### config.mk
export PLATFORM = sky130hd
export DESIGN_NAME = tpumac
export DESIGN_NICKNAME = tpumac
export VERILOG_FILES = /design/flow/design.v
export SDC_FILE = /design/flow/constraint.sdc
export NUM_CORES = 4
export LEC_CHECK = 0
export ABC_AREA = 1
export CAP_MARGIN = 20
export CORE_MARGIN = 2
export CORE_UTILIZATION = 65
export CTS_CLUSTER_DIAMETER = 27
export CTS_CLUSTER_SIZE = 74
export SLEW_MARGIN = 20
### constraint.sdc
create_clock -name core_clock -period 4.4 [get_ports {clk}]
set_input_delay 0.8800 -clock core_clock [delete_from_list [all_inputs] [get_ports {clk}]]
set_output_delay 0.8800 -clock core_clock [all_outputs]
set_load 0.01 [all_outputs]
### design.v
module tpumac
 #(parameter BITS_AB=8,
   parameter BITS_C=16)
  (
   input clk, rst_n, WrEn, en,
   input signed [BITS_AB-1:0] Ain,
   input signed [BITS_AB-1:0] Bin,
   input signed [BITS_C-1:0] Cin,
   output reg signed [BITS_AB-1:0] Aout,
   output reg signed [BITS_AB-1:0] Bout,
   output reg signed [BITS_C-1:0] Cout
  );
  reg signed [BITS_C-1:0] Mult;
  reg [BITS_C-1:0] Adder, CMux;
  assign Mult = Ain * Bin;
  assign Adder = Mult + Cout;
  assign CMux = WrEn ? Cin : Adder;
  always@(posedge clk, negedge rst_n) begin
	if (!rst_n) begin
		Aout <= '0;
		Bout <= '0;
		Cout <= '0;
	end
	else if (en) begin
		Aout <= Ain;
		Bout <= Bin;
		Cout <= CMux;
	end
  end
endmodule
### run.sh
#!/bin/bash
# the make line also repeats each setting of config.mk as NAME=value (left out here)
make -C /OpenROAD-flow-scripts/flow DESIGN_CONFIG=/design/flow/config.mk WORK_HOME=/design/flow/orfs CLKGATE_MAP_FILE= finish
==> results of run 1 <==
## area by class of cell
| type | instances | area (µm²) | share of cell area (%) |
|---|---|---|---|
| multi-input cells | 385 | 3586 | 57.09 |
| repair buffers | 138 | 1235 | 19.66 |
| flip-flops and latches | 32 | 800.8 | 12.75 |
| inverters | 124 | 481.7 | 7.669 |
| well taps | 80 | 100.1 | 1.594 |
| clock buffers | 6 | 72.57 | 1.155 |
| clock inverters | 1 | 5.005 | 0.07968 |
## through the flow
stage                     TNS (ps)  instances  util (%)
after floorplan              -1970        565         -
after global placement       -9354        739     85.49
after detailed placement    -11230        739     85.49
after CTS                    -2555        756     88.58
after global routing         -6459        766     93.48
final                        -5510        766     93.48
## per-layer routing
metal / track usage, % / routed length [µm] / up-vias
li1: - / - / 1915
met1: 47.52 / 5987 / 2341
met2: 70.37 / 8947 / 568
met3: 7.583 / 2722 / 237
met4: 24.43 / 2165 / 0
met5: 0 / 0 / -
## timing repair
action,in CTS,in global routing
hold buffers,0,0
pin swaps,31,56
setup endpoints to repair,12,10
setup buffers,10,12
resized,95,79
==> notes.md, run 1 <==
yosys + openroad results -> CP endpoint=Cout[13], vias in the first global route=4,630, Rows=30, post-route ant nets=0, post-place setup slack=-1216 ps, number of flops mapped to enable cells by yosys=0, DP HPWL=10,540 µm, Distinct cells, synth=32, worst hold path class=reg2reg, Core Footprint=0.006719 mm², drt initial violations=656, Synth flops=32, Pins Over Slew Limit=0, Via density=6.607, CTS tree=done, fmax=191.7 MHz, Mapped Area=0.004471 mm², Overflow after GRT=0, GRT Util Overall=40.96%, mux share=0%, register area share after synthesis=17.91%, TritonCTS Buffers=5, CP delay by family, top=adder cells, CTS Buffer Depth=2, top cells by count, synth=164 x nand2_1, 119 x inv_1, 71 x fa_1, 37 x ha_1, 33 x nor2_1, buffer and inverter count on the worst path=3, top cell type's share of synthesized area=31.79%, clock-pin transition on the worst setup and hold timing paths=80 ps, yosys stat chip area=0.004471 mm², diode count=0, largest net degree at the start of global routing=34, gp weighted congestion=0.8934, Synth area leader=fa_1, async set-reset flop share out of synthesis=100.0%, r2r startpoint=Cout[6], cell area after layout=0.006281 mm², chip width=86.93 µm, Post-DP Area=0.005744 mm², tool warnings=32, CP Launch Type=input port, synth-to-layout area growth=40.50%, CP max stage cell=fa_1, Worst-Margin Slew=1055 ps, Synth Warn #=4, FP Util=66.54%, adder share=42.15%, WHS Path Cells=2, crit-path cells=buf_4, nand2_4, clkinvlp_4, buf_4, fa_1, fa_1, fa_1, fa_1, ha_1, ha_4, a21oi_4, nor2_1, nor2_1, nand3_1, nand2_1, nand3_1, o211ai_1, nand2_1, Insertion Delay late pin=310 ps, Min Hold Slack=519.2 ps, slowest cell delay on critical path=750 ps, Largest cells by area=fa_1 32%, dfrtp_1 18%, nand2_1 14%, Failing Checks=setup timing, syn_area_per_cell=7.912 µm², Nets=830, filler cell count=216, Main synth FF type=dfrtp_1, RSZ-0062 raised after global routing=true, first-pass GRT wire length=23,100 µm, XOR Share, Synth=1.371%, # port buffers=67, CP endpoint kind=register, initial antenna violation count=0, Top logic family=adder cells, CP Class=in2reg, relative slew slack=29.25%, status=complete, but fails checks, r2r worst-path depth=19, clk sinks=32, final worst-path cycle share=118.5%, Final Hold Viols=0, Final setup viols=10, yosys simple share=20.24%, Worst Path Max Fanout=4, Initial DRT Pass Iterations=7, top-count cell post-synth=nand2_1, # DRC=0, # Max-Cap Violations=0, Reg-to-Reg End=Cout[10], via count=5,061, WL per Instance=25.88 µm, Root Driver=clkbuf_8, H-tree depth=2, Nets at Floorplan=709, cell count after synthesis=565, Compound Share, Synth=5.570%, Die Span Y=86.93 µm, Die ar.=0.007557 mm², worst setup path startpoint=Bin[0], Hold Path End=Aout[2], yosys cell count=565, PnR worst setup slack=-815.3 ps, Worst Skew=21.25 ps, Levels on crit path=18, CP Data Arrival Time=5400 ps, Routed WL=19,820 µm, R2R setup slack=-210 ps, io pins=68, most frequent CP cell=fa_1, Final min period=5215 ps, hold path start=Aout[2], Required @ worst endpoint=4580 ps
==> run 2, diff against run 1 <==
CAP_MARGIN = 0   (was 20)
CORE_UTILIZATION = 70   (was 65)
CTS_CLUSTER_SIZE = 37   (was 74)
SLEW_MARGIN = 30   (was 20)
clock period = 5.32 ns   (was 4.4 ns; I/O delays follow)
==> run 2 against run 1 <==
Compared with the run above:
- area after synthesis is the same
- sequential cell count is the same
- still fails the layout checks on setup timing
- final cell count is 2.0% lower
- hold slack got worse by 34 ps
- die area down 6.8%
- count of clock-buffer cells in the layout unchanged
- core utilization down 1.0 points
- largest cell class unchanged
==> notes.md, run 2 <==
yosys + openroad results -> status=complete, but fails checks, Failing Checks=setup timing, synth-to-layout area growth=29.81%, GRT Util Overall=43.22% (+2.3 points), dpl cells=741 (+0.27%), Nets at Floorplan=709 (unchanged), Pins Over Slew Limit=0 (unchanged), top-count cell post-synth=nand2_1, Die Span Y=83.92 µm (-3.5%), CP Class=in2reg, register area share after synthesis=17.91% (unchanged), Die ar.=0.007042 mm² (-6.8%), fmax=173.9 MHz, syn_area_per_cell=7.912 µm² (unchanged), mux share=0% (unchanged), slowest cell delay on critical path=530 ps (-220 ps), top cell type's share of synthesized area=31.79% (unchanged), number of flops mapped to enable cells by yosys=0 (unchanged), hold path start=Bout[1], clk sinks=32 (unchanged), R2R setup slack=440 ps (+650 ps), Root Driver=clkbuf_8, Reg-to-Reg End=Cout[14], final worst-path cycle share=108.1% (-10 points), WL per Instance=23.05 µm (-11%), Initial DRT Pass Iterations=22 (+15), gp weighted congestion=0.8985 (+0.57%), Largest cells by area=fa_1 32%, dfrtp_1 18%, nand2_1 14%, DP HPWL=9876 µm (-6.3%), via count=4,910 (-3.0%), Nets=817 (-1.6%), # DRC=0 (unchanged), worst hold path class=reg2reg, CP max stage cell=fa_1, Via density=6.538 (-1.0%), Core Footprint=0.006277 mm² (-6.6%), cell count after synthesis=565 (unchanged), first-pass GRT wire length=23,400 µm (+1.3%), Hold Path End=Bout[1], worst setup path startpoint=Bin[1], # port buffers=67 (unchanged), CTS tree=done, diode count=0 (unchanged), fin cells=751 (-2.0%), TritonCTS Buffers=5 (unchanged), async set-reset flop share out of synthesis=100.0% (unchanged), CTS Buffer Depth=2 (unchanged), Routed WL=17,310 µm (-13%), clock-pin transition on the worst setup and hold timing paths=80 ps (about the same), yosys stat chip area=0.004471 mm² (unchanged), top cells by count, synth=164 x nand2_1, 119 x inv_1, 71 x fa_1, 37 x ha_1, 33 x nor2_1, CP endpoint=Cout[14], Synth area leader=fa_1, adder share=42.15% (unchanged), CP Data Arrival Time=5980 ps (+580 ps), r2r startpoint=Cout[6], Worst-Margin Slew=686.1 ps (-368.6 ps), Insertion Delay late pin=310 ps (about the same), Levels on crit path=21 (+3), Synth flops=32 (unchanged), setup TNS=-2913 ps (+2597 ps), io pins=68 (unchanged), Compound Share, Synth=5.570% (unchanged), drt initial violations=590 (-10%), WHS Path Cells=2 (unchanged), buffer and inverter count on the worst path=6 (+3), yosys cell count=565 (unchanged), CTS hold repair buffers=0 (unchanged), Top logic family=adder cells, Synth Warn #=4 (unchanged), final core occ=92.45% (-1.0 points), relative slew slack=54.21% (+25 points), Mapped Area=0.004471 mm² (unchanged), PnR worst setup slack=-431.4 ps (+383.9 ps), Rows=29 (-3.3%), yosys simple share=20.24% (unchanged), CP endpoint kind=register, chip width=83.92 µm (-3.5%), FP Util=71.22% (+4.7 points), Final setup viols=9 (-1), crit-path cells=dlygate4sd2_1, buf_4, nand2_1, fa_1, inv_1, fa_1, inv_1, fa_1, inv_1, fa_1, fa_1, ha_4, buf_4, nand2_1, o21ai_1, nand2_1, nand3_1, nand2_1, nand2_1, nor2_1, o2bb2ai_1, H-tree depth=2 (unchanged), tool warnings=30 (-6.3%), Final Hold Viols=0 (unchanged), largest net degree at the start of global routing=34 (unchanged), r2r worst-path depth=19 (unchanged), Distinct cells, synth=32 (unchanged), CP delay by family, top=adder cells, # Max-Cap Violations=0 (unchanged), Main synth FF type=dfrtp_1, vias in the first global route=4,839 (+4.5%), Required @ worst endpoint=5550 ps (+970 ps), Final min period=5751 ps, post-route ant nets=0 (unchanged), initial antenna violation count=0 (unchanged), Worst Path Max Fanout=6 (+2), Overflow after GRT=0 (unchanged), Worst Skew=11.70 ps (-9.558 ps), XOR Share, Synth=1.371% (unchanged), CP Launch Type=input port
## run 2: cell type report
class                   count  area (µm²)
clock inverters             2       35.03
clock buffers               6       72.57
well taps                  77       96.34
fillers                   245       474.2
flip-flops and latches     32       800.8
multi-input cells         385        3219
inverters                 124       466.7
repair buffers            125        1112
## run 2: metrics by stage
| step | hold WS [ps] | area (µm²) | setup WS, ps |
|---|---|---|---|
| detailed placement | 461.9 | 5553 | -445.3 |
| global placement | 452.9 | 5553 | -305.3 |
| global route | 520.1 | 5803 | -368.4 |
| CTS | 478.9 | 5700 | -12.17 |
| floorplan | 505.7 | 4471 | 136.7 |
| finish | 485.1 | 5803 | -431.4 |
## run 2: timing repair
action,CTS,global route
cloned,0,0
pin swaps,11,9
endpoints found under the setup margin,8,9
setup buffers,1,1
resized,22,26
## run 2: layer usage
layer | vias up | track usage, % | share of wire [%]
met4 | 0 | 26.54 | 12
met1 | 2204 | 49.43 | 29
met5 | - | 0 | 0
met3 | 257 | 8.408 | 13
met2 | 559 | 74.55 | 45
li1 | 1890 | - | -
==> run 3, diff against run 2 <==
CELL_PAD_IN_SITES_DETAIL_PLACEMENT = 2   (was unset)
CELL_PAD_IN_SITES_GLOBAL_PLACEMENT = 1   (was unset)
CORE_UTILIZATION = 69   (was 70)
CTS_CLUSTER_DIAMETER = 246   (was 27)
CTS_CLUSTER_SIZE = 66   (was 37)
GPL_ROUTABILITY_DRIVEN = 1   (was unset)
GPL_TIMING_DRIVEN = 1   (was unset)
HOLD_SLACK_MARGIN = 0.24   (was unset)
MAX_ROUTING_LAYER = met4   (was unset)
PLACE_DENSITY = 0.66   (was unset)
SETUP_SLACK_MARGIN = 0.44   (was unset)
SLEW_MARGIN = 40   (was 30)
TNS_END_PERCENT = 60   (was unset)
clock period = 3.67 ns   (was 5.32 ns; I/O delays follow)
==> run 3 against run 2 <==
Compared with the run above:
- the run now fails in 3_1_place_gp_skip_io
- area after synthesis is the same
- synthesized cell count did not move
- die area rose by 1.4%
==> notes.md, run 3 <==
yosys + openroad results -> status=aborted with a tool error, Halt Stage=3_1_place_gp_skip_io, Err=[ERROR GPL-0301] Utilization 106.219 % exceeds 100%., Die ar.=0.007139 mm² (+1.4%), Compound Share, Synth=5.570% (unchanged), Main synth FF type=dfrtp_1, Distinct cells, synth=32 (unchanged), Synth Warn #=4 (unchanged), top cell type's share of synthesized area=31.79% (unchanged), mux share=0% (unchanged), adder share=42.15% (unchanged), register area share after synthesis=17.91% (unchanged), yosys simple share=20.24% (unchanged), Synth flops=32 (unchanged), Rows=29 (unchanged), yosys stat chip area=0.004471 mm² (unchanged), async set-reset flop share out of synthesis=100.0% (unchanged), Nets at Floorplan=709 (unchanged), XOR Share, Synth=1.371% (unchanged), Core Footprint=0.006314 mm² (+0.58%), yosys cell count=565 (unchanged), number of flops mapped to enable cells by yosys=0 (unchanged), top cells by count, synth=164 x nand2_1, 119 x inv_1, 71 x fa_1, 37 x ha_1, 33 x nor2_1, syn_area_per_cell=7.912 µm² (unchanged), Largest cells by area=fa_1 32%, dfrtp_1 18%, nand2_1 14%, chip width=84.49 µm (+0.69%), FP Util=70.81% (-0.41 points), top-count cell post-synth=nand2_1, Mapped Area=0.004471 mm² (unchanged), cell count after synthesis=565 (unchanged), Die Span Y=84.49 µm (+0.69%), Top logic family=adder cells, Synth area leader=fa_1
==> run 4, diff against run 3 <==
CAP_MARGIN = 20   (was 0)
CELL_PAD_IN_SITES_DETAIL_PLACEMENT = unset   (was 2)
CELL_PAD_IN_SITES_GLOBAL_PLACEMENT = unset   (was 1)
CORE_UTILIZATION = 59   (was 69)
CTS_CLUSTER_DIAMETER = unset   (was 246)
CTS_CLUSTER_SIZE = unset   (was 66)
GPL_ROUTABILITY_DRIVEN = unset   (was 1)
GPL_TIMING_DRIVEN = unset   (was 1)
HOLD_SLACK_MARGIN = unset   (was 0.24)
MAX_ROUTING_LAYER = unset   (was met4)
PLACE_DENSITY = unset   (was 0.66)
SETUP_SLACK_MARGIN = unset   (was 0.44)
SLEW_MARGIN = 20   (was 40)
TNS_END_PERCENT = unset   (was 60)
clock period = 3.92 ns   (was 3.67 ns; I/O delays follow)
==> run 4 against run 3 <==
Compared with the run above:
- the layout now fails its checks (setup timing)
- synthesized cell count unchanged
- area after synthesis did not move
- die area rose by 16%
==> notes.md, run 4 <==
yosys + openroad results -> GRT Util Overall=32.59%, Routed WL=13,680 µm, worst setup path startpoint=Bin[0], PnR worst setup slack=-710.3 ps, filler cell count=360, chip width=91.05 µm (+7.8%), CP endpoint kind=register, Nets at Floorplan=709 (unchanged), Die ar.=0.008289 mm² (+16%), vias in the first global route=4,553, initial antenna violation count=0, relative slew slack=29.51%, diode count=0, Synth flops=32 (unchanged), CTS Buffer Depth=2, clk sinks=32, Largest cells by area=fa_1 32%, dfrtp_1 18%, nand2_1 14%, Overflow after GRT=0, top-count cell post-synth=nand2_1, CP Class=in2reg, Worst-Margin Slew=1056 ps, Mapped Area=0.004471 mm² (unchanged), syn_area_per_cell=7.912 µm² (unchanged), cell count after synthesis=565 (unchanged), post-place setup slack=-1481 ps, buffer and inverter count on the worst path=4, R2R setup slack=-330 ps, most frequent CP cell=fa_1, yosys cell count=565 (unchanged), Required @ worst endpoint=4110 ps, Nets=840, CTS hold repair buffers=0, Hold Path End=Aout[6], first-pass GRT wire length=21,210 µm, Synth Warn #=4 (unchanged), final core occ=88.14%, Pins Over Slew Limit=0, register area share after synthesis=17.91% (unchanged), Core Footprint=0.007292 mm² (+15%), Reg-to-Reg End=Cout[10], top cells by count, synth=164 x nand2_1, 119 x inv_1, 71 x fa_1, 37 x ha_1, 33 x nor2_1, tool warnings=32, setup TNS=-5556 ps, Failing Checks=setup timing, Distinct cells, synth=32 (unchanged), Synth area leader=fa_1, CP delay by family, top=adder cells, final worst-path cycle share=118.1%, via count=4,232, number of flops mapped to enable cells by yosys=0 (unchanged), Levels on crit path=19, CP Data Arrival Time=4830 ps, fin cells=796, Final setup viols=10, adder share=42.15% (unchanged), synth-to-layout area growth=43.77%, CP Launch Type=input port, fmax=216.0 MHz, Insertion Delay late pin=300 ps, TritonCTS Buffers=5, FP Util=61.31% (-9.5 points), H-tree depth=2, Worst Path Max Fanout=5, r2r worst-path depth=19, largest net degree at the start of global routing=34, CP max stage cell=fa_1, dpl cells=764, CTS tree=done, Root Driver=clkbuf_8, XOR Share, Synth=1.371% (unchanged), Worst Skew=9.002 ps, clock-pin transition on the worst setup and hold timing paths=90 ps, Main synth FF type=dfrtp_1, io pins=68, yosys simple share=20.24% (unchanged), CP endpoint=Cout[10], drt initial violations=276, Final Hold Viols=0, mux share=0% (unchanged), Final min period=4630 ps, Die Span Y=91.05 µm (+7.8%), hold path start=Aout[6], r2r startpoint=Cout[6], Rows=31 (+6.9%), yosys stat chip area=0.004471 mm² (unchanged), slowest cell delay on critical path=600 ps, Initial DRT Pass Iterations=5, Compound Share, Synth=5.570% (unchanged), # DRC=0, top cell type's share of synthesized area=31.79% (unchanged), crit-path cells=buf_6, nand2_4, buf_4, fa_1, inv_2, fa_1, fa_1, fa_1, fa_1, ha_4, a21oi_4, nand2_2, nand2_2, inv_2, o21ai_2, a21o_1, nand3_1, nand2_1, nand2_1, DP HPWL=9703 µm, Top logic family=adder cells, Via density=5.317, WHS Path Cells=2, # port buffers=67, status=complete, but fails checks, async set-reset flop share out of synthesis=100.0% (unchanged), # Max-Cap Violations=0, WL per Instance=17.18 µm, worst hold path class=reg2reg, gp weighted congestion=0.9130, post-route ant nets=0, RSZ-0062 raised after global routing=true
-- run 4: layout make-up --
cell class / instances / area [µm²] / share of cell area, %
clock buffer: 6 / 82.58 / 1.285
clock inverter: 2 / 10.01 / 0.1557
inverter: 124 / 481.7 / 7.495
multi-input combinational: 385 / 3588 / 55.83
sequential: 32 / 800.8 / 12.46
tap: 99 / 123.9 / 1.927
timing repair buffer: 148 / 1340 / 20.85
-- run 4: layer usage --
layer  track usage, %  vias up  part of all wire, %
met3            5.643       66                  5.5
met1            38.11     2057                   36
met4            15.03        0                  5.1
li1                 -     1930                    -
met5                0        -                    0
met2            58.21      179                   54
-- run 4: timing repair --
action	CTS	global route
resized	88	72
endpoints found under the setup margin	12	11
setup buffers	14	11
pin swaps	26	66
-- run 4: metrics by stage --
stage                     area, µm²  hold WS, ps
after global routing           6427        501.3
after floorplan                4842        488.4
final                          6427        476.6
after CTS                      6150        474.7
after detailed placement       5874        457.1
after global placement         5874        453.6
==> run 5, diff against run 4 <==
ABC_AREA = unset   (was 1)
CORE_UTILIZATION = 20   (was 59)
GPL_ROUTABILITY_DRIVEN = 0   (was unset)
MAX_ROUTING_LAYER = met5   (was unset)
PLACE_DENSITY_LB_ADDON = 0.02   (was unset)
SETUP_SLACK_MARGIN = -0.25   (was unset)
TNS_END_PERCENT = 95   (was unset)
clock period = 5.4 ns   (was 3.92 ns; I/O delays follow)
==> run 5 against run 4 <==
Compared with the run above:
- still fails the layout checks on setup timing
- via count fell by 26%
- hold slack improved by 27 ps
- setup slack improved by 650 ps
- critical endpoint unchanged
- sequential share of layout area rose by 1.6 points
- non-clock buffer count fell by 32
- area after synthesis fell by 6.4%
- count of clock-buffer cells in the layout fell by 1
- final cell count fell by 0.88%
==> notes.md, run 5 <==
yosys + openroad results -> Worst Skew=3.621 ps (-5.382 ps), Final setup viols=1 (-9), yosys simple share=11.31% (-8.9 points), syn_area_per_cell=10.30 µm² (+30%), initial antenna violation count=0 (unchanged), top-count cell post-synth=inv_1, Failing Checks=setup timing, GRT Util Overall=11.06% (-22 points), clock-pin transition on the worst setup and hold timing paths=60 ps (-30 ps), Via density=3.962 (-25%), mux share=6.222% (+6.2 points), CTS hold repair buffers=0 (unchanged), Hold Path End=Bout[2], DP HPWL=9727 µm (+0.25%), diode count=0 (unchanged), Worst-Margin Slew=819.1 ps (-237.0 ps), number of flops mapped to enable cells by yosys=0 (unchanged), Die ar.=0.02209 mm² (+170%), relative slew slack=45.39% (+16 points), tool warnings=27 (-16%), crit-path cells=clkdlybuf4s50_1, clkinv_1, fa_1, inv_1, fa_1, fa_1, fa_1, fa_1, ha_1, buf_4, a21oi_4, o21bai_1, a21oi_1, nor4b_1, or3_1, H-tree depth=2 (unchanged), Core Footprint=0.02036 mm² (+180%), CP Data Arrival Time=5630 ps (+800 ps), worst setup path startpoint=Bin[7], filler cell count=2,212 (+510%), PnR worst setup slack=-62.26 ps (+648.0 ps), # port buffers=67 (unchanged), MI comb area=0.003088 mm² (-14%), async set-reset flop share out of synthesis=100.0% (unchanged), Synth flops=32 (unchanged), Final Hold Viols=0 (unchanged), Worst Path Max Fanout=3 (-2), post-route ant nets=0 (unchanged), R2R setup slack=890 ps (+1220 ps), Root Driver=clkbuf_16, Initial DRT Pass Iterations=4 (-1), Die Span Y=148.6 µm (+63%), WL per Instance=14.37 µm (-16%), r2r worst-path depth=17 (-2), TritonCTS Buffers=5 (unchanged), final worst-path cycle share=101.2% (-17 points), CP Launch Type=input port, synth-to-layout area growth=35.99%, Compound Share, Synth=6.581% (+1.0 points), final core occ=27.93% (-60 points), Reg-to-Reg End=Cout[10], Required @ worst endpoint=5570 ps (+1460 ps), drt initial violations=44 (-84%), Top logic family=adder cells, Main synth FF type=dfrtp_1, CP max stage cell=fa_1, Overflow after GRT=0 (unchanged), CP endpoint=Cout[10], XOR Share, Synth=3.978% (+2.6 points), FP Util=20.54% (-41 points), CP delay by family, top=adder cells, r2r startpoint=Cout[4], first-pass GRT wire length=18,750 µm (-12%), status=complete, but fails checks, Nets at Floorplan=550 (-22%), Largest cells by area=fa_1 34%, dfrtp_1 19%, ha_1 11%, yosys cell count=406 (-28%), most frequent CP cell=fa_1, adder share=45.05% (+2.9 points), fmax=183.1 MHz, CTS Buffer Depth=2 (unchanged), Levels on crit path=15 (-4), slowest cell delay on critical path=560 ps (-40 ps), CP Class=in2reg, WL met1=4730 µm (-3.4%), Rows=52 (+68%), Routed WL=11,340 µm (-17%), clk sinks=32 (unchanged), largest net degree at the start of global routing=52 (+53%), CP endpoint kind=register, Insertion Delay late pin=290 ps (about the same), Met2 Wirelength=6159 µm (-16%), buffer and inverter count on the worst path=4 (unchanged), Top Metal Used=met4, Synth area leader=fa_1, Synth Warn #=4 (unchanged), top cells by count, synth=74 x inv_1, 71 x fa_1, 37 x ha_1, 32 x and2_1, 32 x dfrtp_1, chip width=148.6 µm (+63%), Mapped Area=0.004183 mm² (-6.4%), Pins Over Slew Limit=0 (unchanged), WHS Path Cells=1 (-1), vias in the first global route=3,515 (-23%), # Max-Cap Violations=0 (unchanged), register area share after synthesis=19.14% (+1.2 points), Distinct cells, synth=33 (+3.1%), Final min period=5462 ps, hold path start=Bout[2], via count=3,126 (-26%), Setup Fix Bufs, Post-CTS=0 (-14), CTS tree=done, Nets=662 (-21%), yosys stat chip area=0.004183 mm² (-6.4%), io pins=68 (unchanged), # DRC=0 (unchanged), register area=800.8 µm² (unchanged), WL met3=322 µm (-57%), cell count after synthesis=406 (-28%), top cell type's share of synthesized area=33.98% (+2.2 points), worst hold path class=reg2reg
[run 5: metrics by stage]
stage	setup WS (ps)	setup TNS [ps]	std cells	hold slack (ps)	instance area, µm²
floorplan	-197.2	-887.7	406	551.2	4183
global placement	-569.9	-4188	781	492.1	5508
detailed placement	-577.8	-4339	781	496.8	5508
CTS	-239.9	-1021	789	510.9	5647
global route	-249.4	-1231	789	523.7	5688
finish	-62.26	-62.26	789	503.1	5688
[run 5: layout make-up]
class                      count  share of cell area (%)
sequential                    32                   14.08
clock inverter                 3                  0.3300
inverter                      75                   4.949
timing repair buffer         116                   18.21
clock buffer                   5                   2.200
multi-input combinational    288                   54.29
tap                          270                   5.939
[run 5: metal layers]
layer | track usage (%) | vias to the layer above
li1 | - | 1499
met1 | 13.26 | 1578
met2 | 20.58 | 41
met3 | 1.779 | 8
met4 | 2.714 | 0
met5 | 0 | -
[run 5: what timing repair did]
action | CTS | global route
gates resized | 4 | 14
hold endpoints to repair | 0 | 0
endpoints found under the setup margin | 4 | 6
pin swaps | 2 | 2
==> run 6, diff against run 5 <==
CORE_UTILIZATION = 18   (was 20)
GPL_ROUTABILITY_DRIVEN = unset   (was 0)
MAX_ROUTING_LAYER = unset   (was met5)
PLACE_DENSITY_LB_ADDON = unset   (was 0.02)
SETUP_SLACK_MARGIN = unset   (was -0.25)
TNS_END_PERCENT = unset   (was 95)
clock period = 5.09 ns   (was 5.4 ns; I/O delays follow)
==> run 6 against run 5 <==
Compared with the run above:
- setup slack better by 240 ps
- wire length down 6.4%
- critical path type unchanged
- non-clock buffer count up 6
- core utilization down 2.3 points
- sequential cell count unchanged
- die area up 11%
- highest routed layer unchanged
- now clean on timing, DRC and antenna
- register-to-register slack worse by 220 ps
- synthesized cell count unchanged
- area after synthesis unchanged
==> notes.md, run 6 <==
yosys + openroad results -> number of flops mapped to enable cells by yosys=0 (unchanged), top cells by count, synth=74 x inv_1, 71 x fa_1, 37 x ha_1, 32 x and2_1, 32 x dfrtp_1, syn_area_per_cell=10.30 µm² (unchanged), Nets=668 (+0.91%), io pins=68 (unchanged), Distinct cells, synth=33 (unchanged), Die ar.=0.02447 mm² (+11%), hold path start=Bout[0], Synth flops=32 (unchanged), buffer and inverter count on the worst path=4 (unchanged), H-tree depth=2 (unchanged), Worst Skew=2.528 ps (-1.092 ps), cell area after layout=0.005822 mm² (+2.4%), CP Launch Type=input port, Synth Warn #=4 (unchanged), Via density=3.917 (-1.1%), initial antenna violation count=0 (unchanged), Post-DP Area=0.005575 mm² (+1.2%), Mapped Area=0.004183 mm² (unchanged), Initial DRT Pass Iterations=4 (unchanged), Final Hold Viols=0 (unchanged), CP endpoint=Cout[10], Synth area leader=fa_1, top-count cell post-synth=inv_1, largest net degree at the start of global routing=52 (unchanged), Root Driver=clkbuf_16, worst hold path class=reg2reg, FP Util=18.42% (-2.1 points), Pins Over Slew Limit=0 (unchanged), Overflow after GRT=0 (unchanged), TritonCTS Buffers=5 (unchanged), vias in the first global route=3,366 (-4.2%), Required @ worst endpoint=5250 ps (-320 ps), Levels on crit path=18 (+3), chip width=156.4 µm (+5.3%), Compound Share, Synth=6.581% (unchanged), # DRC=0 (unchanged), CP Class=in2reg, CP Data Arrival Time=5070 ps (-560 ps), CP max stage cell=fa_1, # port buffers=67 (unchanged), status=complete, no violations, Nets at Floorplan=550 (unchanged), gp weighted congestion=0.7941, cell count after synthesis=406 (unchanged), adder share=45.05% (unchanged), Top logic family=adder cells, # Max-Cap Violations=0 (unchanged), yosys simple share=11.31% (unchanged), first-pass GRT wire length=17,300 µm (-7.7%), crit-path cells=clkbuf_4, nand2_1, fa_1, inv_1, fa_1, ha_1, inv_1, fa_1, inv_1, ha_1, ha_1, fa_2, a21o_1, a21oi_4, o21bai_1, a21oi_2, nor4b_1, or3_1, R2R setup slack=670 ps (-220 ps), r2r startpoint=Cout[4], worst setup path startpoint=Ain[3], register area share after synthesis=19.14% (unchanged), relative slew slack=30.84% (-15 points), post-route ant nets=0 (unchanged), Largest cells by area=fa_1 34%, dfrtp_1 19%, ha_1 11%, Worst Path Max Fanout=5 (+2), slowest cell delay on critical path=530 ps (-30 ps), DP HPWL=8969 µm (-7.8%), CP delay by family, top=adder cells, tool warnings=28 (+3.7%), via count=3,173 (+1.5%), clock-pin transition on the worst setup and hold timing paths=60 ps (about the same), Final setup viols=0 (-1), Insertion Delay late pin=280 ps (about the same), Worst-Margin Slew=1034 ps (+215.0 ps), Main synth FF type=dfrtp_1, yosys stat chip area=0.004183 mm² (unchanged), Core Footprint=0.02271 mm² (+12%), CTS Buffer Depth=2 (unchanged), Final min period=4910 ps, WHS Path Cells=1 (unchanged), final worst-path cycle share=96.47% (-4.7 points), top cell type's share of synthesized area=33.98% (unchanged), WL per Instance=13.09 µm (-8.9%), yosys cell count=406 (unchanged), synth-to-layout area growth=39.19%, Die Span Y=156.4 µm (+5.3%), CP endpoint kind=register, clk sinks=32 (unchanged), Routed WL=10,610 µm (-6.4%), async set-reset flop share out of synthesis=100.0% (unchanged), Reg-to-Reg End=Cout[10], XOR Share, Synth=3.978% (unchanged), Rows=55 (+5.8%), r2r worst-path depth=17 (unchanged), GRT Util Overall=9.058% (-2.0 points), CTS hold repair buffers=0 (unchanged), fmax=203.7 MHz, CTS tree=done, mux share=6.222% (unchanged), diode count=0 (unchanged), drt initial violations=146 (+230%), setup TNS=0 ps (+62.26 ps), Hold Path End=Bout[0]
==> run 6: repair_timing <==
action,in CTS,in global routing
pin swaps,16,25
buffers inserted,0,3
cloned,0,0
setup endpoints to repair,9,8
resized,51,49
==> run 6: stage by stage <==
step	instances	hold WS [ps]	worst slack (ps)	utilization, %
3_3_place_gp	800	491.5	-702.3	24.55
6_report	810	503.7	179.7	25.64
2_1_floorplan	406	551.2	-10.17	-
3_5_place_dp	800	496.9	-756.6	24.55
5_1_grt	810	522.9	-0.08615	25.64
4_1_cts	808	510.0	1.426	25.39
==> run 6: layer usage <==
metal / GRT usage [%] / wire length, µm / share of wire, % / vias up
met5: 0 / 0 / 0 / -
met1: 12.03 / 4801 / 45 / 1589
met2: 15.00 / 5136 / 48 / 69
met3: 2.548 / 587 / 5.5 / 8
met4: 1.311 / 80 / 0.75 / 0
li1: - / - / - / 1507
==> run 6: final cells by class <==
class                           count  area (µm²)
Clock buffer                        7       142.6
Clock inverter                      1       7.507
Fill cell                        2400       16890
Inverter                           75       282.8
Multi-Input combinational cell    288        3204
Sequential cell                    32       800.8
Tap cell                          285       356.6
Timing Repair Buffer              122        1027
==> run 7, diff against run 6 <==
ABC_AREA = 1   (was unset)
CORE_UTILIZATION = 67   (was 18)
CTS_CLUSTER_DIAMETER = 398   (was unset)
CTS_CLUSTER_SIZE = 73   (was unset)
MAX_ROUTING_LAYER = met4   (was unset)
SETUP_SLACK_MARGIN = -0.24   (was unset)
clock period = 4.1 ns   (was 5.09 ns; I/O delays follow)
==> run 7 against run 6 <==
Compared with the run above:
- the flow now stops in 5_1_grt
- area after synthesis grew 6.9%
- die area is 70% lower
- synthesized cell count up 39%
==> notes.md, run 7 <==
yosys + openroad results -> Die ar.=0.007342 mm² (-70%), Rows=29 (-47%), async set-reset flop share out of synthesis=100.0% (unchanged), H-tree depth=2 (unchanged), CTS Buffer Depth=2 (unchanged), Nets at Floorplan=709 (+29%), GRT Util Overall=102.0%, Distinct cells, synth=32 (-3.0%), adder share=42.15% (-2.9 points), top-count cell post-synth=nand2_1, Halt Stage=5_1_grt, Synth Warn #=4 (unchanged), Post-DP Area=0.005793 mm² (+3.9%), yosys cell count=565 (+39%), Err=[ERROR GRT-0232] Routing congestion too high. Check the congestion heatmap in the GUI., Synth area leader=fa_1, Synth flops=32 (unchanged), top cell type's share of synthesized area=31.79% (-2.2 points), # port buffers=67 (unchanged), register area share after synthesis=17.91% (-1.2 points), cell count after synthesis=565 (+39%), io pins=68 (unchanged), status=aborted with a tool error, XOR Share, Synth=1.371% (-2.6 points), chip width=85.69 µm (-45%), clk sinks=32 (unchanged), gp weighted congestion=0.8699 (+9.5%), number of flops mapped to enable cells by yosys=0 (unchanged), yosys stat chip area=0.004471 mm² (+6.9%), Largest cells by area=fa_1 32%, dfrtp_1 18%, nand2_1 14%, TritonCTS Buffers=5 (unchanged), mux share=0% (-6.2 points), Die Span Y=85.69 µm (-45%), Mapped Area=0.004471 mm² (+6.9%), yosys simple share=20.24% (+8.9 points), FP Util=70.00% (+52 points), Compound Share, Synth=5.570% (-1.0 points), top cells by count, synth=164 x nand2_1, 119 x inv_1, 71 x fa_1, 37 x ha_1, 33 x nor2_1, Overflow after GRT=720, Root Driver=clkbuf_8, DP HPWL=11,120 µm (+24%), Top logic family=adder cells, Core Footprint=0.006386 mm² (-72%), Main synth FF type=dfrtp_1, syn_area_per_cell=7.912 µm² (-23%)
run 7: layer usage:
metal	track usage, %	GRT overflow
met1	87.48	5
met2	134.6	522
met3	69.68	6
met4	116.2	187
met5	-	-
run 7: repair_timing:
item                       4_1_cts
hold buffers                     0
gates resized                   91
setup endpoints to repair       11
pin swaps                       45
buffers inserted                 7
cloned                           0
run 7: stage by stage:
stage | worst slack, ps | hold WS (ps) | instances
after global placement | -1288 | 452.6 | 743
after CTS | -684.7 | 483.7 | 757
after floorplan | -543.7 | 505.7 | 565
after detailed placement | -1429 | 466.4 | 743
==> run 8, diff against run 7 <==
CORE_UTILIZATION = 68   (was 67)
CTS_CLUSTER_DIAMETER = 38   (was 398)
CTS_CLUSTER_SIZE = 69   (was 73)
HOLD_SLACK_MARGIN = -0.08   (was unset)
MAX_ROUTING_LAYER = unset   (was met4)
SETUP_SLACK_MARGIN = -0.14   (was -0.24)
clock period = 4.92 ns   (was 4.1 ns; I/O delays follow)
==> run 8 against run 7 <==
Compared with the run above:
- synthesized cell count unchanged
- the layout now fails its checks (setup timing)
- area after synthesis unchanged
- die area decreased by 1.4%
==> notes.md, run 8 <==
yosys + openroad results -> r2r worst-path depth=19, first-pass GRT wire length=24,050 µm, largest net degree at the start of global routing=34, TritonCTS Buffers=5 (unchanged), Top logic family=adder cells, Largest cells by area=fa_1 32%, dfrtp_1 18%, nand2_1 14%, DP HPWL=10,510 µm (-5.5%), Mapped Area=0.004471 mm² (unchanged), buffer and inverter count on the worst path=6, register area share after synthesis=17.91% (unchanged), CP Launch Type=input port, mux share=0% (unchanged), yosys stat chip area=0.004471 mm² (unchanged), vias in the first global route=4,879, Synth Warn #=4 (unchanged), Insertion Delay late pin=320 ps, cell count after synthesis=565 (unchanged), Initial DRT Pass Iterations=12, fin cells=765, FP Util=70.40% (+0.40 points), # Max-Cap Violations=0, # port buffers=67 (unchanged), MI comb area=0.003395 mm², Reg-to-Reg End=Cout[14], Final min period=5299 ps, GRT Util Overall=43.73%, final core occ=95.31%, Worst Path Max Fanout=8, # DRC=0, number of flops mapped to enable cells by yosys=0 (unchanged), crit-path cells=dlygate4sd2_1, buf_6, nand2_1, inv_1, fa_1, inv_1, fa_1, inv_2, fa_1, fa_1, ha_4, ha_4, inv_4, nor3_4, nand3_2, nand3_2, nand2_1, nand2_1, nor2_2, o2bb2ai_1, hold path start=Aout[4], CP endpoint kind=register, gp weighted congestion=0.9190 (+5.6%), Nets at Floorplan=709 (unchanged), CP endpoint=Cout[14], initial antenna violation count=1, worst setup path startpoint=Bin[5], via count=5,314, final worst-path cycle share=107.7%, Root Driver=clkbuf_8, CTS tree=done, clock-pin transition on the worst setup and hold timing paths=80 ps, fmax=188.7 MHz, yosys cell count=565 (unchanged), io pins=68 (unchanged), Synth area leader=fa_1, dpl cells=745 (+0.27%), CTS hold repair buffers=0 (unchanged), Via density=6.946, cell area after layout=0.006052 mm², post-route ant nets=0, Post-DP Area=0.005588 mm² (-3.5%), top cells by count, synth=164 x nand2_1, 119 x inv_1, 71 x fa_1, 37 x ha_1, 33 x nor2_1, Synth flops=32 (unchanged), Pins Over Slew Limit=0, Rows=29 (unchanged), drt initial violations=834, Failing Checks=setup timing, PnR worst setup slack=-379.3 ps, relative slew slack=25.93%, tool warnings=31, Die ar.=0.007239 mm² (-1.4%), Worst-Margin Slew=1110 ps, most frequent CP cell=fa_1, WL per Instance=27.23 µm, chip width=85.08 µm (-0.71%), Min Hold Slack=506.6 ps, top-count cell post-synth=nand2_1, register area=800.8 µm², H-tree depth=2 (unchanged), top cell type's share of synthesized area=31.79% (unchanged), CP delay by family, top=adder cells, Levels on crit path=20, Main synth FF type=dfrtp_1, CP Class=in2reg, synth-to-layout area growth=35.38%, Core Footprint=0.006350 mm² (-0.57%), worst hold path class=reg2reg, Nets=830, r2r startpoint=Cout[6], Required @ worst endpoint=5120 ps, syn_area_per_cell=7.912 µm² (unchanged), WHS Path Cells=2, Die Span Y=85.08 µm (-0.71%), CP max stage cell=fa_1, Hold Path End=Aout[4], slowest cell delay on critical path=610 ps, filler cell count=169, Final setup viols=8, Routed WL=20,830 µm, R2R setup slack=50 ps, async set-reset flop share out of synthesis=100.0% (unchanged), adder share=42.15% (unchanged), yosys simple share=20.24% (unchanged), Distinct cells, synth=32 (unchanged), CTS Buffer Depth=2 (unchanged), status=complete, but fails checks, XOR Share, Synth=1.371% (unchanged), Worst Skew=12.74 ps, Overflow after GRT=0, Compound Share, Synth=5.570% (unchanged), clk sinks=32 (unchanged), Final Hold Viols=0, CP Data Arrival Time=5500 ps
[run 8: cell type report]
cell class / count / area share (%)
repair buffers: 138 / 19.41
flip-flops and latches: 32 / 13.23
multi-input cells: 385 / 56.09
well taps: 77 / 1.592
diodes: 1 / 0.04135
clock inverters: 2 / 0.5789
inverters: 124 / 7.856
clock buffers: 6 / 1.199
[run 8: per-layer routing]
layer	part of all wire, %	vias to the layer above	global-route usage [%]
met2	43	739	77.06
li1	-	1912	-
met1	27	2324	49.44
met5	0	-	0
met3	14	339	7.296
met4	15	0	26.55
[run 8: timing repair]
item                       CTS  global route
setup buffers                8             3
setup endpoints to repair    9             8
pin swaps                   15            33
resized                     43            74
[run 8: stage by stage]
step           TNS (ps)  worst slack, ps
3_5_place_dp      -7079           -841.0
6_report          -2147           -379.3
4_1_cts          -593.9           -128.8
5_1_grt           -3506           -608.7
3_3_place_gp      -5460           -668.7
2_1_floorplan    -561.7           -137.6
==> run 9, diff against run 8 <==
CORE_UTILIZATION = 72   (was 68)
CTS_CLUSTER_DIAMETER = 371   (was 38)
CTS_CLUSTER_SIZE = 99   (was 69)
HOLD_SLACK_MARGIN = unset   (was -0.08)
SETUP_SLACK_MARGIN = unset   (was -0.14)
TNS_END_PERCENT = 10   (was unset)
clock period = 2.42 ns   (was 4.92 ns; I/O delays follow)
==> run 9 against run 8 <==
Compared with the run above:
- the flow now stops in 4_1_cts
- die area shrank 5.3%
- area after synthesis unchanged
- synthesized cell count is the same
==> notes.md, run 9 <==
yosys + openroad results -> yosys cell count=565 (unchanged), Nets at Floorplan=709 (unchanged), Synth flops=32 (unchanged), top cells by count, synth=164 x nand2_1, 119 x inv_1, 71 x fa_1, 37 x ha_1, 33 x nor2_1, Distinct cells, synth=32 (unchanged), Mapped Area=0.004471 mm² (unchanged), # port buffers=67 (unchanged), top cell type's share of synthesized area=31.79% (unchanged), Die Span Y=82.80 µm (-2.7%), mux share=0% (unchanged), Largest cells by area=fa_1 32%, dfrtp_1 18%, nand2_1 14%, Synth area leader=fa_1, async set-reset flop share out of synthesis=100.0% (unchanged), dpl cells=745 (unchanged), cell count after synthesis=565 (unchanged), Rows=28 (-3.4%), yosys simple share=20.24% (unchanged), top-count cell post-synth=nand2_1, DP HPWL=14,010 µm (+33%), chip width=82.80 µm (-2.7%), yosys stat chip area=0.004471 mm² (unchanged), status=aborted with a tool error, syn_area_per_cell=7.912 µm² (unchanged), FP Util=75.06% (+4.7 points), Err=[ERROR DPL-0038] Utilization greater than 100%, impossible to legalize, io pins=68 (unchanged), Main synth FF type=dfrtp_1, Compound Share, Synth=5.570% (unchanged), Core Footprint=0.005956 mm² (-6.2%), XOR Share, Synth=1.371% (unchanged), Synth Warn #=4 (unchanged), Post-DP Area=0.005684 mm² (+1.7%), register area share after synthesis=17.91% (unchanged), gp weighted congestion=0.9480 (+3.2%), Top logic family=adder cells, Die ar.=0.006855 mm² (-5.3%), adder share=42.15% (unchanged), number of flops mapped to enable cells by yosys=0 (unchanged), Halt Stage=4_1_cts
==> run 9: stage by stage <==
stage                     utilization, %  setup slack (ps)
after global placement             95.44             -2574
after floorplan                        -             -1970
after detailed placement           95.44             -3045
==> run 10, diff against run 9 <==
ABC_AREA = 0   (was 1)
CELL_PAD_IN_SITES_DETAIL_PLACEMENT = 2   (was unset)
CORE_ASPECT_RATIO = 1.07   (was unset)
CORE_UTILIZATION = 19   (was 72)
CTS_CLUSTER_DIAMETER = 203   (was 371)
CTS_CLUSTER_SIZE = 63   (was 99)
GPL_ROUTABILITY_DRIVEN = 0   (was unset)
MIN_ROUTING_LAYER = met1   (was unset)
PLACE_DENSITY_LB_ADDON = 0.3   (was unset)
TNS_END_PERCENT = unset   (was 10)
clock period = 7.16 ns   (was 2.42 ns; I/O delays follow)
==> run 10 against run 9 <==
Compared with the run above:
- now clean on timing, DRC and antenna
- area after synthesis decreased by 6.4%
- die area increased to 3.4 times the previous value
- synthesized cell count decreased by 28%
==> notes.md, run 10 <==
yosys + openroad results -> Insertion Delay late pin=290 ps, filler cell count=2,427, worst setup path startpoint=Bin[0], MI comb area=0.003059 mm², clk sinks=32, io pins=68 (unchanged), WL per Instance=15.75 µm, Core Footprint=0.02179 mm² (+270%), Routed WL=12,020 µm, Nets=617, Synth area leader=fa_1, number of flops mapped to enable cells by yosys=0 (unchanged), register area share after synthesis=19.14% (+1.2 points), async set-reset flop share out of synthesis=100.0% (unchanged), yosys simple share=11.31% (-8.9 points), CP max stage cell=clkdlybuf4s50_1, clock-pin transition on the worst setup and hold timing paths=50 ps, Distinct cells, synth=33 (+3.1%), mux share=6.222% (+6.2 points), GRT Util Overall=11.17%, hold path start=Aout[5], synth-to-layout area growth=27.85%, Main synth FF type=dfrtp_1, Die ar.=0.02322 mm² (+240%), # port buffers=67 (unchanged), Nets at Floorplan=550 (-22%), Die Span Y=157.5 µm (+90%), post-place setup slack=703.7 ps (+3749 ps), XOR Share, Synth=3.978% (+2.6 points), Reg-to-Reg End=Cout[10], crit-path cells=clkdlybuf4s50_1, and2_1, inv_1, fa_1, inv_1, fa_1, fa_1, fa_1, fa_1, ha_1, o21ai_0, o21bai_1, o211ai_1, a21oi_1, xnor2_1, o221ai_1, r2r startpoint=Cout[4], largest net degree at the start of global routing=52, vias in the first global route=3,777, top cell type's share of synthesized area=33.98% (+2.2 points), diode count=0, top-count cell post-synth=inv_1, post-route ant nets=0, CP Data Arrival Time=6290 ps, syn_area_per_cell=10.30 µm² (+30%), Pins Over Slew Limit=0, CP Launch Type=input port, Final setup viols=0, Final Hold Viols=0, Final min period=6147 ps, CP endpoint kind=register, chip width=147.4 µm (+78%), DP HPWL=10,280 µm (-27%), final worst-path cycle share=85.86%, PnR worst setup slack=1013 ps, setup TNS=0 ps, yosys cell count=406 (-28%), Largest cells by area=fa_1 34%, dfrtp_1 19%, ha_1 11%, Worst Skew=6.910 ps, cell count after synthesis=406 (-28%), top cells by count, synth=74 x inv_1, 71 x fa_1, 37 x ha_1, 32 x and2_1, 32 x dfrtp_1, Worst Path Max Fanout=9, Rows=56 (+100%), Hold Path End=Aout[5], TritonCTS Buffers=5, fmax=162.7 MHz, status=complete, no violations, R2R setup slack=2530 ps, Root Driver=clkbuf_16, Levels on crit path=16, Mapped Area=0.004183 mm² (-6.4%), most frequent CP cell=fa_1, yosys stat chip area=0.004183 mm² (-6.4%), CP Class=in2reg, Initial DRT Pass Iterations=4, adder share=45.05% (+2.9 points), Compound Share, Synth=6.581% (+1.0 points), Top logic family=adder cells, Worst-Margin Slew=578.8 ps, Overflow after GRT=0, H-tree depth=2, CTS Buffer Depth=2, CTS hold repair buffers=0, CTS tree=done, initial antenna violation count=0, # DRC=0, tool warnings=27, # Max-Cap Violations=0, register area=800.8 µm², Via density=4.058, buffer and inverter count on the worst path=3, Synth flops=32 (unchanged), Setup Fix Bufs, Post-CTS=0, r2r worst-path depth=17, cts repair resizes=0, worst hold path class=reg2reg, WHS Path Cells=1, Synth Warn #=4 (unchanged), via count=3,096, relative slew slack=61.42%, Required @ worst endpoint=7300 ps, FP Util=19.19% (-56 points), CP delay by family, top=adder cells, CP endpoint=Cout[13], drt initial violations=78, slowest cell delay on critical path=680 ps, RSZ-0062 raised after global routing=false, first-pass GRT wire length=20,100 µm
==> run 10: per-layer routing <==
| layer | vias to the layer above | global-route usage [%] | wire, µm |
|---|---|---|---|
| met1 | 1616 | 12.27 | 4631 |
| met2 | 58 | 21.32 | 6657 |
| met4 | 0 | 3.342 | 252 |
| met3 | 14 | 2.609 | 478 |
| met5 | - | 0 | 0 |
| li1 | 1408 | - | - |
==> run 10: per-stage QoR <==
step	hold WS [ps]	util, %	cells	cell area (µm²)
2_1_floorplan	551.2	-	406	4183
3_3_place_gp	490.4	23.86	756	5200
3_5_place_dp	497.7	23.86	756	5200
4_1_cts	509.6	24.56	763	5353
5_1_grt	520.0	24.54	763	5348
6_report	506.7	24.54	763	5348
==> run 10: cell type report <==
type | instances | share of cell area, %
clock buffer | 7 | 2.854
inverter | 75 | 5.264
multi-input combinational | 288 | 57.21
sequential | 32 | 14.97
tap | 290 | 6.785
timing repair buffer | 71 | 12.92
==> run 11, diff against run 10 <==
ABC_AREA = 1   (was 0)
CELL_PAD_IN_SITES_DETAIL_PLACEMENT = unset   (was 2)
CORE_ASPECT_RATIO = 0.5   (was 1.07)
CORE_UTILIZATION = 65   (was 19)
CTS_CLUSTER_DIAMETER = 395   (was 203)
CTS_CLUSTER_SIZE = 99   (was 63)
GPL_ROUTABILITY_DRIVEN = unset   (was 0)
MIN_ROUTING_LAYER = unset   (was met1)
PLACE_DENSITY = 0.42   (was unset)
PLACE_DENSITY_LB_ADDON = unset   (was 0.3)
SETUP_SLACK_MARGIN = 0.86   (was unset)
TNS_END_PERCENT = 10   (was unset)
clock period = 2.89 ns   (was 7.16 ns; I/O delays follow)
==> run 11 against run 10 <==
Compared with the run above:
- the layout now fails its checks (setup timing)
- final area grew 16%
- count of clock-buffer cells in the layout fell by 2
- non-clock buffer count is 68 higher
- sequential cell count did not move
- critical path depth is 6 higher
==> notes.md, run 11 <==
yosys + openroad results -> # DRC=0 (unchanged), Rows=21 (-63%), setup TNS=-18,160 ps (-18,160 ps), Nets at Floorplan=709 (+29%), Root Driver=clkbuf_16, Pins Over Slew Limit=0 (unchanged), # Max-Cap Violations=0 (unchanged), CP endpoint kind=register, cell count after synthesis=565 (+39%), Routed WL=17,450 µm (+45%), XOR Share, Synth=1.371% (-2.6 points), largest net degree at the start of global routing=33 (-37%), Synth Warn #=4 (unchanged), yosys simple share=20.24% (+8.9 points), CP endpoint=Cout[15], io pins=68 (unchanged), fmax=217.0 MHz, fin cells=780 (+2.2%), grt met2 use=68.89% (+48 points), CP Launch Type=input port, Synth area leader=fa_1, M3 GR Usage=10.13% (+7.5 points), r2r startpoint=Cout[6], Die Span Y=62.64 µm (-60%), first-pass GRT wire length=23,990 µm (+19%), Overflow after GRT=0 (unchanged), post-place setup slack=-2401 ps (-3105 ps), TritonCTS Buffers=5 (unchanged), met1 GRT Util=49.54% (+37 points), async set-reset flop share out of synthesis=100.0% (unchanged), Core Footprint=0.006674 mm² (-69%), via count=4,916 (+59%), Die ar.=0.007597 mm² (-67%), Most Crowded Layer GR=met2, Worst Path Max Fanout=5 (-4), cell area after layout=0.006201 mm² (+16%), vias in the first global route=4,864 (+29%), CTS Buffer Depth=2 (unchanged), CP Class=in2reg, Hold Path End=Aout[2], Mapped Area=0.004471 mm² (+6.9%), Initial DRT Pass Iterations=7 (+3), WHS Path Cells=2 (+1), Levels on crit path=22 (+6), status=complete, but fails checks, crit-path cells=buf_4, buf_4, nand2_1, inv_2, buf_4, fa_1, inv_1, fa_1, inv_1, fa_1, fa_1, ha_4, ha_4, nand2_2, nor2_1, nand2_1, nand2_1, nor2_2, nand3_1, nand3_1, nand2_1, nand2_1, FP Util=66.99% (+48 points), Largest cells by area=fa_1 32%, dfrtp_1 18%, nand2_1 14%, WL per Instance=22.37 µm (+42%), yosys cell count=565 (+39%), Final min period=4608 ps, Final setup viols=13 (+13), synth-to-layout area growth=38.71%, top cell type's share of synthesized area=31.79% (-2.2 points), Insertion Delay late pin=290 ps (about the same), clock-pin transition on the worst setup and hold timing paths=60 ps (about the same), register area share after synthesis=17.91% (-1.2 points), Final Hold Viols=0 (unchanged), DP HPWL=9440 µm (-8.2%), Via density=6.303 (+55%), gp weighted congestion=0.9442, RSZ-0062 raised after global routing=true, final worst-path cycle share=159.5% (+74 points), chip width=121.3 µm (-18%), tool warnings=32 (+19%), number of flops mapped to enable cells by yosys=0 (unchanged), R2R setup slack=-1650 ps (-4180 ps), Required @ worst endpoint=3070 ps (-4230 ps), Failing Checks=setup timing, dpl cells=764 (+1.1%), hold path start=Aout[2], syn_area_per_cell=7.912 µm² (-23%), Worst-Margin Slew=790.7 ps (+211.9 ps), initial antenna violation count=0 (unchanged), Post-DP Area=0.005733 mm² (+10%), Top logic family=adder cells, buffer and inverter count on the worst path=6 (+3), Worst Skew=1.829 ps (-5.082 ps), Main synth FF type=dfrtp_1, post-route ant nets=0 (unchanged), CP max stage cell=fa_1, CP delay by family, top=adder cells, clk sinks=32 (unchanged), Reg-to-Reg End=Cout[11], drt initial violations=785 (+910%), H-tree depth=2 (unchanged), top cells by count, synth=164 x nand2_1, 119 x inv_1, 71 x fa_1, 37 x ha_1, 33 x nor2_1, relative slew slack=47.23% (-14 points), Distinct cells, synth=32 (-3.0%), Synth flops=32 (unchanged), worst hold path class=reg2reg, r2r worst-path depth=20 (+3), GRT Util Overall=41.69% (+31 points), most frequent CP cell=nand2_1, adder share=42.15% (-2.9 points), Nets=831 (+35%), mux share=0% (-6.2 points), PnR worst setup slack=-1718 ps (-2731 ps), final core occ=92.91% (+68 points), top-count cell post-synth=nand2_1, yosys stat chip area=0.004471 mm² (+6.9%), CTS tree=done, worst setup path startpoint=Ain[7], Compound Share, Synth=5.570% (-1.0 points), CP Data Arrival Time=4790 ps (-1500 ps), # port buffers=67 (unchanged), diode count=0 (unchanged), slowest cell delay on critical path=600 ps (-80 ps)
## run 11: cell type report
class / instances / area (µm²)
multi-input cells: 385 / 3412
repair buffers: 139 / 1226
flip-flops and latches: 32 / 800.8
inverters: 124 / 479.2
fillers: 233 / 473.0
clock buffers: 5 / 125.1
well taps: 92 / 115.1
clock inverters: 3 / 42.54
## run 11: stage by stage
stage               hold slack, ps
CTS                          472.3
global placement             453.7
detailed placement           458.5
global route                 493.9
floorplan                    282.4
finish                       467.1
## run 11: layer usage
metal | up-vias | wire, µm | share of wire (%)
li1 | 1912 | - | -
met2 | 535 | 7668 | 44
met5 | - | 0 | 0
met4 | 0 | 1863 | 11
met1 | 2239 | 5649 | 32
met3 | 230 | 2268 | 13
## run 11: repair_timing
action / 4_1_cts / 5_1_grt
pin swaps: 22 / 38
hold buffers: 0 / 0
buffers inserted: 3 / 5
gates resized: 97 / 56
endpoints found under the setup margin: 15 / 15
==> run 12, diff against run 11 <==
CORE_ASPECT_RATIO = unset   (was 0.5)
CORE_UTILIZATION = 72   (was 65)
CTS_CLUSTER_DIAMETER = 398   (was 395)
CTS_CLUSTER_SIZE = 73   (was 99)
MAX_ROUTING_LAYER = met4   (was unset)
PLACE_DENSITY = unset   (was 0.42)
SETUP_SLACK_MARGIN = unset   (was 0.86)
TNS_END_PERCENT = unset   (was 10)
clock period = 4.31 ns   (was 2.89 ns; I/O delays follow)
==> run 12 against run 11 <==
Compared with the run above:
- the flow now stops in 4_1_cts
- area after synthesis did not move
- die area fell by 9.8%
- synthesized cell count did not move
==> notes.md, run 12 <==
yosys + openroad results -> Synth Warn #=4 (unchanged), Synth area leader=fa_1, yosys cell count=565 (unchanged), FP Util=75.06% (+8.1 points), chip width=82.80 µm (-32%), dpl cells=734 (-3.9%), Top logic family=adder cells, Compound Share, Synth=5.570% (unchanged), top cells by count, synth=164 x nand2_1, 119 x inv_1, 71 x fa_1, 37 x ha_1, 33 x nor2_1, Distinct cells, synth=32 (unchanged), Rows=28 (+33%), Halt Stage=4_1_cts, Die ar.=0.006855 mm² (-9.8%), # port buffers=67 (unchanged), io pins=68 (unchanged), cell count after synthesis=565 (unchanged), top cell type's share of synthesized area=31.79% (unchanged), XOR Share, Synth=1.371% (unchanged), top-count cell post-synth=nand2_1, Die Span Y=82.80 µm (+32%), yosys simple share=20.24% (unchanged), register area share after synthesis=17.91% (unchanged), async set-reset flop share out of synthesis=100.0% (unchanged), gp weighted congestion=0.9569 (+1.3%), syn_area_per_cell=7.912 µm² (unchanged), Nets at Floorplan=709 (unchanged), adder share=42.15% (unchanged), Post-DP Area=0.005753 mm² (+0.35%), Largest cells by area=fa_1 32%, dfrtp_1 18%, nand2_1 14%, Core Footprint=0.005956 mm² (-11%), number of flops mapped to enable cells by yosys=0 (unchanged), Main synth FF type=dfrtp_1, yosys stat chip area=0.004471 mm² (unchanged), Synth flops=32 (unchanged), Err=[ERROR DPL-0038] Utilization greater than 100%, impossible to legalize, Mapped Area=0.004471 mm² (unchanged), status=aborted with a tool error, DP HPWL=13,260 µm (+40%), mux share=0% (unchanged)
-- run 12: stage by stage --
stage	hold slack, ps	worst slack (ps)
after floorplan	505.7	-375.7
after global placement	452.9	-1170
after detailed placement	474.7	-1454
==> run 13, diff against run 12 <==
ABC_AREA = unset   (was 1)
CORE_UTILIZATION = 65   (was 72)
CTS_CLUSTER_DIAMETER = 43   (was 398)
CTS_CLUSTER_SIZE = unset   (was 73)
MAX_ROUTING_LAYER = unset   (was met4)
TNS_END_PERCENT = 5   (was unset)
clock period = 4.29 ns   (was 4.31 ns; I/O delays follow)
==> run 13 against run 12 <==
Compared with the run above:
- the layout now fails its checks (setup timing)
- synthesized cell count fell by 28%
- die area increased by 3.5%
- area after synthesis is 6.4% lower
==> notes.md, run 13 <==
yosys + openroad results -> status=complete, but fails checks, Failing Checks=setup timing, initial antenna violation count=0, Nets at Floorplan=550 (-22%), Synth flops=32 (unchanged), register area=800.8 µm², yosys simple share=11.31% (-8.9 points), Initial DRT Pass Iterations=5, Final setup viols=10, r2r worst-path depth=16, CTS Buffer Depth=2, slowest cell delay on critical path=620 ps, CP endpoint=Cout[11], cell count after synthesis=406 (-28%), RSZ-0062 raised after global routing=true, FP Util=66.63% (-8.4 points), diode count=0, Via density=6.290, chip width=84.22 µm (+1.7%), Pins Over Slew Limit=0, Mapped Area=0.004183 mm² (-6.4%), Insertion Delay late pin=290 ps, MI comb area=0.003351 mm², Min Hold Slack=513.4 ps, post-route ant nets=0, CTS hold repair buffers=0, CP Data Arrival Time=5160 ps, Overflow after GRT=0, Root Driver=clkbuf_8, CTS tree=done, DP HPWL=7961 µm (-40%), WHS Path Cells=1, filler cell count=201, r2r startpoint=Cout[6], CP endpoint kind=register, Die Span Y=84.22 µm (+1.7%), gp weighted congestion=0.8931 (-6.7%), Die ar.=0.007093 mm² (+3.5%), Worst Path Max Fanout=4, CP Launch Type=input port, io pins=68 (unchanged), Hold Path End=Aout[1], CP Class=in2reg, Required @ worst endpoint=4410 ps, setup TNS=-5855 ps, Post-DP Area=0.005324 mm² (-7.5%), Worst-Margin Slew=1000 ps, Compound Share, Synth=6.581% (+1.0 points), top cell type's share of synthesized area=33.98% (+2.2 points), PnR worst setup slack=-753.2 ps, Synth area leader=fa_1, Worst Skew=1.947 ps, Top logic family=adder cells, Distinct cells, synth=33 (+3.1%), Reg-to-Reg End=Cout[11], Core Footprint=0.006277 mm² (+5.4%), first-pass GRT wire length=19,620 µm, CP max stage cell=fa_1, top cells by count, synth=74 x inv_1, 71 x fa_1, 37 x ha_1, 32 x and2_1, 32 x dfrtp_1, final worst-path cycle share=117.6%, adder share=45.05% (+2.9 points), # port buffers=67 (unchanged), Final Hold Viols=0, GRT Util Overall=36.33%, Largest cells by area=fa_1 34%, dfrtp_1 19%, ha_1 11%, async set-reset flop share out of synthesis=100.0% (unchanged), mux share=6.222% (+6.2 points), via count=3,856, CP delay by family, top=adder cells, Nets=679, largest net degree at the start of global routing=52, most frequent CP cell=fa_1, H-tree depth=2, XOR Share, Synth=3.978% (+2.6 points), clock-pin transition on the worst setup and hold timing paths=70 ps, hold path start=Aout[1], WL per Instance=24.66 µm, fin cells=613, yosys stat chip area=0.004183 mm² (-6.4%), tool warnings=32, drt initial violations=392, buffer and inverter count on the worst path=2, worst setup path startpoint=Bin[3], Routed WL=15,110 µm, relative slew slack=33.11%, worst hold path class=reg2reg, number of flops mapped to enable cells by yosys=0 (unchanged), Synth Warn #=4 (unchanged), Final min period=5043 ps, Main synth FF type=dfrtp_1, Levels on crit path=15, top-count cell post-synth=inv_1, syn_area_per_cell=10.30 µm² (+30%), R2R setup slack=-380 ps, # DRC=0, cell area after layout=0.005812 mm², register area share after synthesis=19.14% (+1.2 points), synth-to-layout area growth=38.95%, # Max-Cap Violations=0, vias in the first global route=3,960, final core occ=92.59%, dpl cells=590 (-20%), crit-path cells=buf_4, nand2_4, fa_1, fa_1, inv_2, fa_1, fa_1, fa_1, ha_4, o21ai_4, o21bai_4, o21ai_0, xnor2_1, o211ai_1, o21ai_0, yosys cell count=406 (-28%), Rows=29 (+3.6%), clk sinks=32, fmax=198.3 MHz, TritonCTS Buffers=5
==> run 13: cell type report <==
cell class | count | area share [%]
multi-input combinational | 288 | 57.65
timing repair buffer | 133 | 20.43
sequential | 32 | 13.78
inverter | 75 | 4.930
tap | 77 | 1.658
clock buffer | 8 | 1.550
==> run 13: per-stage QoR <==
step / setup WS, ps
2_1_floorplan: -588.5
3_3_place_gp: -1250
3_5_place_dp: -1403
4_1_cts: -502.2
5_1_grt: -834.8
6_report: -753.2
==> run 13: timing repair <==
| item | 4_1_cts | 5_1_grt |
|---|---|---|
| resized | 96 | 55 |
| endpoints found under the hold margin | 0 | 0 |
| setup buffers | 11 | 4 |
| endpoints found under the setup margin | 11 | 10 |
| pin swaps | 35 | 37 |
==> run 13: per-layer routing <==
metal,share of wire [%],track usage [%],routed length [µm],vias up
met5,0,0,0,-
met4,8.8,19.65,1333,0
met3,7.9,4.720,1199,139
met2,51,66.38,7674,306
met1,32,41.04,4907,1885
li1,-,-,-,1526
